Setup of P:
Design ANITA3_simple_trigger, start of the top module:
module ANITA3_simple_trigger( clk250_i,
										rst_i,
										L1_i,
										trig_o,
										scal_o,
										scal_L1_o,
										disable_i,
										refpulse_i,
										mon_scal_o,
										ant_mask_i,
										phi_mask_i,
										phi_o,
										count_o
										);
   parameter NUM_SURFS = 12;
   parameter NUM_TRIG = 4;
   parameter NUM_HOLD = 4;   
	parameter NUM_PHI = 16;
   input clk250_i;
	input rst_i;
   input [NUM_SURFS*NUM_TRIG-1:0] L1_i;
	input [2*NUM_PHI-1:0] ant_mask_i;
	input [2*NUM_PHI-1:0] phi_mask_i;
   output 			  trig_o;
	output [2*NUM_PHI-1:0] phi_o;
	output [2*NUM_PHI-1:0] scal_o;
	output [2*NUM_PHI-1:0] scal_L1_o;
	input refpulse_i;
	output [2*NUM_PHI-1:0] mon_scal_o;
	output [7:0] count_o;
	input disable_i;
	wire [NUM_PHI-1:0] V_pol_phi;
	wire [NUM_PHI-1:0] H_pol_phi;
	ANITA3_simple_trigger_map u_map(.clk250_i(clk250_i),
											  .rst_i(rst_i),
											  .mask_i(ant_mask_i),
											  .L1_i(L1_i),
											  .V_pol_phi_o(V_pol_phi),
											  .H_pol_phi_o(H_pol_phi));
	reg [NUM_PHI-1:0] V_pol_trig;
	reg [NUM_PHI-1:0] H_pol_trig;
	reg [NUM_PHI-1:0] V_pol_phi_del;
	reg [NUM_PHI-1:0] H_pol_phi_del;
	reg [NUM_PHI-1:0] V_pol_hold;
	reg [NUM_PHI-1:0] H_pol_hold;
	reg [NUM_PHI-1:0] V_pol_pat;
	reg [NUM_PHI-1:0] H_pol_pat;	
	reg H_rf_trigger;
	reg V_rf_trigger;
	reg rf_trigger;
	reg [1:0] raw_rf_trigger;
	wire trigger_holdoff;
	reg [7:0] raw_rf_count;
	reg rf_count_flag;
	reg [7:0] rf_count;	
	reg trig_disable;
	generate
		genvar i;
		for (i=0;i<NUM_PHI;i=i+1) begin : RF_TRIG
			srl_oneshot l1v_scaler(.clk250_i(clk250_i),.rst_i(rst_i),.trig_i(V_pol_phi[i]), 
													.scal_o(scal_L1_o[i]));
			srl_oneshot l1h_scaler(.clk250_i(clk250_i),.rst_i(rst_i),.trig_i(H_pol_phi[i]), 
													.scal_o(scal_L1_o[NUM_PHI+i]));
  ...
Size in the first run: roughly 1900 flip-flops.
Settings: LEC_CHECK=0, CAP_MARGIN=20, CORE_MARGIN=2, CORE_UTILIZATION=70, CTS_CLUSTER_SIZE=14, PLACE_DENSITY_LB_ADDON=0.06, SETUP_SLACK_MARGIN=0.4, SLEW_MARGIN=20; clock period 1.5 ns.
run.sh (not shown) runs the stock make flow with config.mk's settings and CLKGATE_MAP_FILE=.
From the logs: P reached the end of the flow and failed the layout checks with negative setup slack.
Inputs modified between P and Q:
- clearing SETUP_SLACK_MARGIN, which used to be 0.4
- swapping 0.06 for 0.0 in PLACE_DENSITY_LB_ADDON
- swapping 14 for 31 in CTS_CLUSTER_SIZE
- swapping 70 for 72 in CORE_UTILIZATION
- swapping 1.5 for 1.57 in the clock period (ns, I/O delays scaled along)
Notes after the runs:
- In summary, Q completed successfully, with a layout that passed the timing, design-rule and antenna checks.
- Going from P to Q, minimum hold slack grows by 62 ps.
- Q — worst setup slack 69 ps higher, P as reference
- Share of final layout cell area taken by clock buffers and inverters for Q is higher than for P.
- Lower global-route usage goes to P over Q.
Inputs modified between Q and R:
- swapping 20 for 10 in SLEW_MARGIN
- swapping 20 for 0 in CAP_MARGIN
- swapping 31 for 32 in CTS_CLUSTER_SIZE
- putting SETUP_SLACK_MARGIN at 0.44 where nothing was set
- putting MAX_ROUTING_LAYER at met5 where nothing was set
- swapping 1.57 for 1.49 in the clock period (ns, I/O delays scaled along)
What the final checks of R revealed, after a flow that finished every stage, was a layout that fails on negative setup slack.
Looking at endpoint of the most critical setup path, the scal_o[9] result is from Q; the phi_o[22] one comes from R.
Non-clock buffering overhead in the final layout in R vs Q: up 2.5 points
Between Q and R, the clock latency reported for the late side of the worst-skew pair does not differ in any meaningful way.
Compared with Q, R shows final worst slack lower by 86 ps.
Of Q and R, Q shows the lower transition time of the tightest slew-check pin, with R above it.
Between Q and R, the power in combinational cells is lower for Q.
In R the global router's overall resource usage turned out 2.3 points higher than in Q.


ANITA3_simple_trigger again, from the RTL that the note above started with.
Settings: LEC_CHECK=0, ABC_AREA=0, CAP_MARGIN=20, CELL_PAD_IN_SITES_GLOBAL_PLACEMENT=3, CORE_MARGIN=7, CORE_UTILIZATION=31, CTS_CLUSTER_SIZE=42, GPL_ROUTABILITY_DRIVEN=1, SLEW_MARGIN=5, TNS_END_PERCENT=95; clock period 4.0 ns.
Next try:
ABC_AREA = default   (was 0)
CELL_PAD_IN_SITES_GLOBAL_PLACEMENT = default   (was 3)
CORE_MARGIN = 2   (was 7)
CORE_UTILIZATION = 40   (was 31)
CTS_CLUSTER_SIZE = default   (was 42)
GPL_ROUTABILITY_DRIVEN = default   (was 1)
SLEW_MARGIN = 20   (was 5)
TNS_END_PERCENT = default   (was 95)
- The new run completed with no timing, DRC or antenna violations
- die area fell by about 26%
- worst setup slack is better by 0.027 ns
- wire length drops by about 10%
- area after synthesis stays the same
Next try:
ABC_AREA = 1   (was default)
CORE_UTILIZATION = 72   (was 40)
CTS_CLUSTER_SIZE = 10   (was default)
SETUP_SLACK_MARGIN = 0.15   (was default)
clock period = 1.9 ns   (was 4.0 ns; I/O delays follow)
Die area falls by 42%.
Core utilization rises by 35 points.
Cell area falls by about 0.5%.


ANITA3_simple_trigger again, from the RTL that the note above started with.
Settings: LEC_CHECK=0, CAP_MARGIN=20, CORE_MARGIN=2, CORE_UTILIZATION=46, SLEW_MARGIN=20; clock period 2.68 ns.
==> next run, changes <==
Settings changed: CORE_UTILIZATION 46 to 72, CTS_CLUSTER_SIZE from default to 31, PLACE_DENSITY_LB_ADDON from default to 0.0, SETUP_SLACK_MARGIN from default to 0.44.
Clock period 2.68 ns to 1.49 ns, I/O delays scaled along.
Effect: The changed run ran to the end with violations: negative setup slack. Worst setup slack degrades by 0.41 ns. Final cell count goes down by 6.3%. Sequential power rose by 79%.


== run 1 ==
ANITA3_simple_trigger again, from the RTL that the note above started with.
// ANITA3_simple_trigger
module ANITA3_simple_trigger( clk250_i,
										rst_i,
										L1_i,
										trig_o,
										scal_o,
										scal_L1_o,
										disable_i,
										refpulse_i,
										mon_scal_o,
										ant_mask_i,
										phi_mask_i,
										phi_o,
										count_o
										);
export LEC_CHECK = 0
export CAP_MARGIN = 20
export CORE_MARGIN = 2
export CORE_UTILIZATION = 40
export SETUP_SLACK_MARGIN = 0.52
export SLEW_MARGIN = 20
create_clock -name core_clock -period 2.68 [get_ports {clk250_i}]
Run 1 closes out successfully: all stages finished, all timing, DRC and antenna checks passed.
Input changes introduced in run 2 (baseline for comparison: run 1):
diff --git a/flow/config.mk b/flow/config.mk
--- a/flow/config.mk
+++ b/flow/config.mk
@@ -8,5 +8,6 @@
 export CAP_MARGIN = 20
-export CORE_MARGIN = 2
-export CORE_UTILIZATION = 40
-export SETUP_SLACK_MARGIN = 0.52
+export CELL_PAD_IN_SITES_GLOBAL_PLACEMENT = 3
+export CORE_MARGIN = 7
+export CORE_UTILIZATION = 31
+export GPL_ROUTABILITY_DRIVEN = 0
 export SLEW_MARGIN = 20
==> flow/constraint.sdc <==
create_clock -name core_clock -period 4.0 [get_ports {clk250_i}]
set_input_delay 0.8000 -clock core_clock [delete_from_list [all_inputs] [get_ports {clk250_i}]]
set_output_delay 0.8000 -clock core_clock [all_outputs]
set_load 0.01 [all_outputs]
==> results <==
As far as chip area estimate from yosys synthesis goes, run 1 and run 2 are indistinguishable; the numbers are identical.
Run 1 → run 2: cell area after synthesis about even; y dimension of the die increased by 59 um relative to the old numbers; smallest hold slack climbed 0.28 ns; wire length went up by about 11%.
Between run 1 and run 2, the flow reports placement-stage cell area increasing slightly.
The total die area in run 1 is 0.74 times that in run 2.
diff inputs: run 2 => run 3
diff --git a/flow/config.mk b/flow/config.mk
--- a/flow/config.mk
+++ b/flow/config.mk
@@ -8,6 +8,11 @@
 export CAP_MARGIN = 20
-export CELL_PAD_IN_SITES_GLOBAL_PLACEMENT = 3
-export CORE_MARGIN = 7
-export CORE_UTILIZATION = 31
-export GPL_ROUTABILITY_DRIVEN = 0
+export CORE_ASPECT_RATIO = 0.72
+export CORE_MARGIN = 3
+export CORE_UTILIZATION = 70
+export CTS_CLUSTER_DIAMETER = 348
+export GPL_ROUTABILITY_DRIVEN = 1
+export GPL_TIMING_DRIVEN = 0
+export MAX_ROUTING_LAYER = met4
+export MIN_ROUTING_LAYER = met2
 export SLEW_MARGIN = 20
+export TNS_END_PERCENT = 60
==> results <==
From run 2 to run 3 the numbers moved as follows: sequential portion of the cell area up 1.6 points, overall power after layout down 7.1%, non-filler instance count after layout down 1027. Run 3: worst hold slack after final layout is 0.0059 ns higher than what run 2 reported. For run 3, the launching element of the worst setup path was H_pol_pat[10], unlike run 2, where it was rf_count[1].


Starting RTL as in the previous note.
Settings: LEC_CHECK=0, ABC_AREA=1, CAP_MARGIN=20, CORE_MARGIN=2, CORE_UTILIZATION=72, CTS_CLUSTER_DIAMETER=400, CTS_CLUSTER_SIZE=10, PLACE_DENSITY_LB_ADDON=0.08, SETUP_SLACK_MARGIN=0.57, SLEW_MARGIN=20; clock period 1.9 ns.
The baseline produced a clean layout.
Rerun with:
CAP_MARGIN = 0   (was 20)
CORE_ASPECT_RATIO = 1.41   (was unset)
CTS_CLUSTER_SIZE = 11   (was 10)
PLACE_DENSITY = 0.42   (was unset)
PLACE_DENSITY_LB_ADDON = unset   (was 0.08)
SETUP_SLACK_MARGIN = -0.09   (was 0.57)
TNS_END_PERCENT = 20   (was unset)
clock period = 1.49 ns   (was 1.9 ns; I/O delays follow)
After rerunning:
- With this change the flow produced a layout that fails on setup timing
- setup slack got worse by 0.34 ns
- total power increases by a quarter to a third
- count of clock-buffer cells in the layout decreases by 12
- synthesized cell count is unchanged
Rerun with:
ABC_AREA = unset   (was 1)
CORE_ASPECT_RATIO = unset   (was 1.41)
CTS_CLUSTER_DIAMETER = 395   (was 400)
CTS_CLUSTER_SIZE = 31   (was 11)
PLACE_DENSITY = unset   (was 0.42)
PLACE_DENSITY_LB_ADDON = 0.0   (was unset)
SETUP_SLACK_MARGIN = 0.17   (was -0.09)
TNS_END_PERCENT = unset   (was 20)
What happened:
- With this change the flow went through all stages and came out clean
- non-clock buffer count rises by 59
- core utilization falls by 0.60 points
- power falls by about a fifth
Rerun with:
CAP_MARGIN = 20   (was 0)
CTS_CLUSTER_SIZE = 14   (was 31)
PLACE_DENSITY_LB_ADDON = 0.05   (was 0.0)
SETUP_SLACK_MARGIN = 0.44   (was 0.17)
clock period = 1.52 ns   (was 1.49 ns; I/O delays follow)
Total power rose by 15%.
Via count rose by 6.3%.
Synthesized cell count does not change.
Die area stays the same.
Flip-flop count stays the same.
Utilization rose by 5.3 points.


Starting RTL as in the previous note.
Settings: LEC_CHECK=0, CAP_MARGIN=35, CELL_PAD_IN_SITES_DETAIL_PLACEMENT=1, CELL_PAD_IN_SITES_GLOBAL_PLACEMENT=1, CORE_MARGIN=8, CORE_UTILIZATION=70, CTS_CLUSTER_SIZE=16, GPL_ROUTABILITY_DRIVEN=0, HOLD_SLACK_MARGIN=0.1, MAX_ROUTING_LAYER=met5, MIN_ROUTING_LAYER=met2, PLACE_DENSITY_LB_ADDON=0.12, SETUP_SLACK_MARGIN=0.91, SLEW_MARGIN=10, TNS_END_PERCENT=25; clock period 4.75 ns.
The first run stopped in clock tree synthesis.
Next try:
--- a/flow/config.mk
+++ b/flow/config.mk
@@ -8,4 +8,3 @@
 export CAP_MARGIN = 35
-export CELL_PAD_IN_SITES_DETAIL_PLACEMENT = 1
-export CELL_PAD_IN_SITES_GLOBAL_PLACEMENT = 1
+export CELL_PAD_IN_SITES_DETAIL_PLACEMENT = 2
 export CORE_MARGIN = 8
Outcome:
- The changed run stopped in detailed placement
- synthesized area does not change
- die area does not change
- synthesized cell count stays the same
Next try:
==> flow/config.mk (replaced) <==
export PLATFORM = sky130hd
export DESIGN_NAME = ANITA3_simple_trigger
export DESIGN_NICKNAME = ANITA3_simple_trigger
export VERILOG_FILES = /design/flow/design.v
export SDC_FILE = /design/flow/constraint.sdc
export NUM_CORES = 4
export LEC_CHECK = 0
export CAP_MARGIN = 35
export CORE_MARGIN = 8
export CORE_UTILIZATION = 70
export CTS_CLUSTER_DIAMETER = 340
export CTS_CLUSTER_SIZE = 24
export MAX_ROUTING_LAYER = met5
export PLACE_DENSITY = 0.6
export SLEW_MARGIN = 10
==> flow/constraint.sdc (replaced) <==
create_clock -name core_clock -period 3.69 [get_ports {clk250_i}]
set_input_delay 0.7380 -clock core_clock [delete_from_list [all_inputs] [get_ports {clk250_i}]]
set_output_delay 0.7380 -clock core_clock [all_outputs]
set_load 0.01 [all_outputs]
After rerunning: Now the flow went through all stages and came out clean. Synthesized area is unchanged. Synthesized cell count stays the same. Die size does not change.
Next try:
--- a/flow/config.mk
+++ b/flow/config.mk
@@ -10,6 +10,5 @@
 export CORE_UTILIZATION = 70
-export CTS_CLUSTER_DIAMETER = 340
-export CTS_CLUSTER_SIZE = 24
+export CTS_CLUSTER_SIZE = 16
 export MAX_ROUTING_LAYER = met5
-export PLACE_DENSITY = 0.6
+export PLACE_DENSITY_LB_ADDON = 0.18
 export SLEW_MARGIN = 10
==> flow/constraint.sdc (replaced) <==
create_clock -name core_clock -period 4.53 [get_ports {clk250_i}]
set_input_delay 0.9060 -clock core_clock [delete_from_list [all_inputs] [get_ports {clk250_i}]]
set_output_delay 0.9060 -clock core_clock [all_outputs]
set_load 0.01 [all_outputs]
Result: Hold slack improved by 0.0065 ns; sequential power shrinks by about a fifth; setup slack improved by 0.59 ns; count of clock-buffer cells in the layout grows by 144; design area grows by a few percent.


Starting RTL as in the previous note.
Settings: LEC_CHECK=0, ABC_AREA=0, CAP_MARGIN=20, CELL_PAD_IN_SITES_GLOBAL_PLACEMENT=3, CORE_ASPECT_RATIO=1.18, CORE_MARGIN=7, CORE_UTILIZATION=68, CTS_CLUSTER_SIZE=42, GPL_ROUTABILITY_DRIVEN=0, GPL_TIMING_DRIVEN=0, MIN_ROUTING_LAYER=met2, SLEW_MARGIN=5, TNS_END_PERCENT=95; clock period 4.0 ns.
The starting point never finished: it broke off in 3_1_place_gp_skip_io (GPL-0301).
Edit:
Settings changed: ABC_AREA 0 to default, CELL_PAD_IN_SITES_GLOBAL_PLACEMENT 3 to default, CORE_ASPECT_RATIO 1.18 to default, CORE_MARGIN 7 to 2, CORE_UTILIZATION 68 to 40, CTS_CLUSTER_SIZE 42 to default, GPL_ROUTABILITY_DRIVEN 0 to default, GPL_TIMING_DRIVEN 0 to default, MIN_ROUTING_LAYER met2 to default, SLEW_MARGIN 5 to 20, TNS_END_PERCENT 95 to default.
Clock period 4.0 ns to 2.68 ns, I/O delays scaled along.
What happened:
- With this change the flow produced a clean layout
- die area is higher by well over a third
- synthesized area stays the same
- synthesized cell count is unchanged
Edit:
Settings changed: ABC_AREA from default to 1, CORE_UTILIZATION 40 to 72, CTS_CLUSTER_SIZE from default to 10, PLACE_DENSITY from default to 0.37, SETUP_SLACK_MARGIN from default to 0.15.
Clock period 2.68 ns to 1.9 ns, I/O delays scaled along.
- synthesized area went up by a few percent
- total power went up by a quarter to a third
- non-clock buffer count went up by 27
- count of clock-buffer cells in the layout went down by 50
Edit:
Settings changed: ABC_AREA 1 to default, CORE_ASPECT_RATIO from default to 0.72, CORE_UTILIZATION 72 to 40, CTS_CLUSTER_DIAMETER from default to 348, CTS_CLUSTER_SIZE 10 to default, PLACE_DENSITY 0.37 to default, SETUP_SLACK_MARGIN 0.15 to default, TNS_END_PERCENT from default to 45.
Clock period 1.9 ns to 4.0 ns, I/O delays scaled along.
Register-to-register slack improves by 1600 ps.
Core utilization goes down by 35 points.
Wire length falls by 5.7%.
No activity file was given, so power comes from the tool's default toggle rates.
